Setup of run 1:
## emaxi
module emaxi( 
   wr_wait, rd_wait, rr_access, rr_packet, m_axi_awid, m_axi_awaddr,
   m_axi_awlen, m_axi_awsize, m_axi_awburst, m_axi_awlock,
   m_axi_awcache, m_axi_awprot, m_axi_awqos, m_axi_awvalid, m_axi_wid,
   m_axi_wdata, m_axi_wstrb, m_axi_wlast, m_axi_wvalid, m_axi_bready,
   m_axi_arid, m_axi_araddr, m_axi_arlen, m_axi_arsize, m_axi_arburst,
   m_axi_arlock, m_axi_arcache, m_axi_arprot, m_axi_arqos,
   m_axi_arvalid, m_axi_rready,
   wr_access, wr_packet, rd_access, rd_packet, rr_wait, m_axi_aclk,
   m_axi_aresetn, m_axi_awready, m_axi_wready, m_axi_bid, m_axi_bresp,
   m_axi_bvalid, m_axi_arready, m_axi_rid, m_axi_rdata, m_axi_rresp,
   m_axi_rlast, m_axi_rvalid
   );
   parameter M_IDW  = 12;
   parameter PW     = 104;
   parameter AW     = 32;
   parameter DW     = 32;
   input 	       wr_access;
   input [PW-1:0]      wr_packet;   
   output 	       wr_wait;
   input 	       rd_access;
   input [PW-1:0]      rd_packet;
   output 	       rd_wait;
   output 	       rr_access;
   output [PW-1:0]     rr_packet;
   input 	       rr_wait;
   input  	       m_axi_aclk;     
   input  	       m_axi_aresetn;  
   output [M_IDW-1:0]  m_axi_awid;     
   output [31 : 0]     m_axi_awaddr;   
   output [7 : 0]      m_axi_awlen;    
   output [2 : 0]      m_axi_awsize;   
   output [1 : 0]      m_axi_awburst;  
   output              m_axi_awlock;   
   output [3 : 0]      m_axi_awcache;  
   output [2 : 0]      m_axi_awprot;   
   output [3 : 0]      m_axi_awqos;    
   output 	       m_axi_awvalid;  
   input 	       m_axi_awready;  
   output [M_IDW-1:0]  m_axi_wid;     
   output [63 : 0]     m_axi_wdata;    
   output [7 : 0]      m_axi_wstrb;    
   output 	       m_axi_wlast;    
   output 	       m_axi_wvalid;   
  ...
clock: 5.54 ns
lec_check: 0
cap_margin: 30
core_margin: 2
core_utilization: 34
cts_cluster_diameter: 119
gpl_timing_driven: 0
min_routing_layer: met2
place_density_lb_addon: 0.25
setup_slack_margin: -0.37
slew_margin: 20
tns_end_percent: 35
run.sh (not shown) runs the stock make flow with config.mk's settings and CLKGATE_MAP_FILE=.
Setup changes, run 1 to run 2
Settings: clearing GPL_TIMING_DRIVEN, which used to be 0; clearing SETUP_SLACK_MARGIN, which used to be -0.37; clearing MIN_ROUTING_LAYER, which used to be met2; clearing PLACE_DENSITY_LB_ADDON, which used to be 0.25; swapping 30 for 20 in CAP_MARGIN; clearing TNS_END_PERCENT, which used to be 35; putting CTS_CLUSTER_SIZE at 14 where nothing was set; clearing CTS_CLUSTER_DIAMETER, which used to be 119; swapping 34 for 70 in CORE_UTILIZATION; swapping 5.54 for 2.02 in the clock period (ns, I/O delays scaled along).
==> results <==
- Summary of the comparison: sequential share of cell area is higher in run 2, relative to run 1.
- For storage element area, run 2 and run 1 come out practically identical.
- The number of cells on the critical path of run 2 exceeds that of run 1 by 2.
- Run 1: all stages complete, timing, DRC and antenna checks passed
- Run 2: flow complete, layout not clean; failing: negative setup slack
- Part of the power in the clock network (lower): run 2
- Between run 1 and run 2, the total power is higher for run 2.
- In the tables for run 1 and run 2, first-pass GRT wire length reads lower with run 2.
- Delta (run 2 minus run 1): maximum number of pins on one net before global-route repair picked up an extra 31, share of power burned in registers lost 0.3 points, global-route usage picked up an extra 11 points, core utilization picked up an extra 45 points, total length of routed wires lost about 1.6%.
[inputs] run 3 vs run 2
Settings: a change of CORE_UTILIZATION from 70 to 40; a deleted CTS_CLUSTER_SIZE that had been 14; a change of the clock period (ns, I/O delays scaled along) from 2.02 to 5.0.
--- outcome ---
Run 3: done, clean on timing, DRC and antenna. Run 3 gives more sequential share of layout area than run 2 did. The timing endpoint of the critical path comes out m_axi_arsize[0] in one run and fifo_async.mem.generic.memory_dp.rd_dout[2] in the other, namely in run 3 and run 2 respectively. Run 3 ended up with a lower power dissipated in the clock network than run 2 did. Diff run 2 -> run 3 | total chip power | decrease of 69000 µW. On run 3: placed standard-cell area is 2.5% lower than what run 2 gave. Cmp run 2 and run 3 / fraction of power consumed by the clock network / lower: run 2. Run 3 reports its standard cell with the maximum stage delay on the critical path as sky130_fd_sc_hd__clkdlybuf4s50_1 while run 2 reports sky130_fd_sc_hd__mux4_2. [run 3 vs run 2] last weighted congestion value of the routability-driven placer: lower in run 3. Proportion of power drawn by combinational gates in run 3 is 6.9 points below run 2. On final-layout clock buffer total, the lower figure sits with run 3, not run 2. Run 3 ends up with lower aggregate global-route resource usage than run 2 does.
## Diff of input files: run 4 against run 3
Settings: setting SETUP_SLACK_MARGIN to 0.54 for the first time; changing CORE_UTILIZATION from 40 to 70; changing the clock period (ns, I/O delays scaled along) from 5.0 to 2.06.
Notes after the runs:
Completing all stages was not enough for run 4: its layout failed the final checks because of negative setup slack. Proportion of cell area spent on the clock network on run 4 is down relative to run 3. Area fraction in and, or, nand and nor cells after synthesis across run 4 and run 3: no real change. On worst setup slack, run 4 does worse than run 3. Per the comparison of run 4 with run 3, floorplan die area saw a decrease, first-iteration DRC count saw an increase, length of routed met2 wiring saw an increase, clock skew saw a decrease. Run 4 vs. run 3: layout overhead on the synthesized area went up; non-filler instance count after layout went down; finished layout cell area went up. Of run 4 and run 3, the run reporting the higher switching portion of total power was run 4.
### run 4 -> run 5
Settings: changing SETUP_SLACK_MARGIN from 0.54 to 0.94; setting ABC_AREA to 1 for the first time; setting CTS_CLUSTER_SIZE to 75 for the first time; changing the clock period (ns, I/O delays scaled along) from 2.06 to 5.68.
Out of run 4 and run 5, the only run to close with the timing, design-rule and antenna checks passing was run 5. Higher total wire length was reported by run 4, not run 5. A worst setup path startpoint of fifo_async.rd_addr[0] is what run 4 shows, while rd_packet[2] belongs to run 5. Cell at the slowest stage of the critical path = sky130_fd_sc_hd__dfrtp_4: run 4; cell at the slowest stage of the critical path = sky130_fd_sc_hd__clkdlybuf4s50_1: run 5. Run 4 → run 5: clock transition at the registers of the reported paths flat; number of buffers created by CTS up 2. The class of the worst hold path comes out flop to asynchronous set/reset pin in one run and input port to flop in the other, namely in run 5 and run 4 respectively.
Power figures rest on the tool's default switching activity, not on a simulated workload.
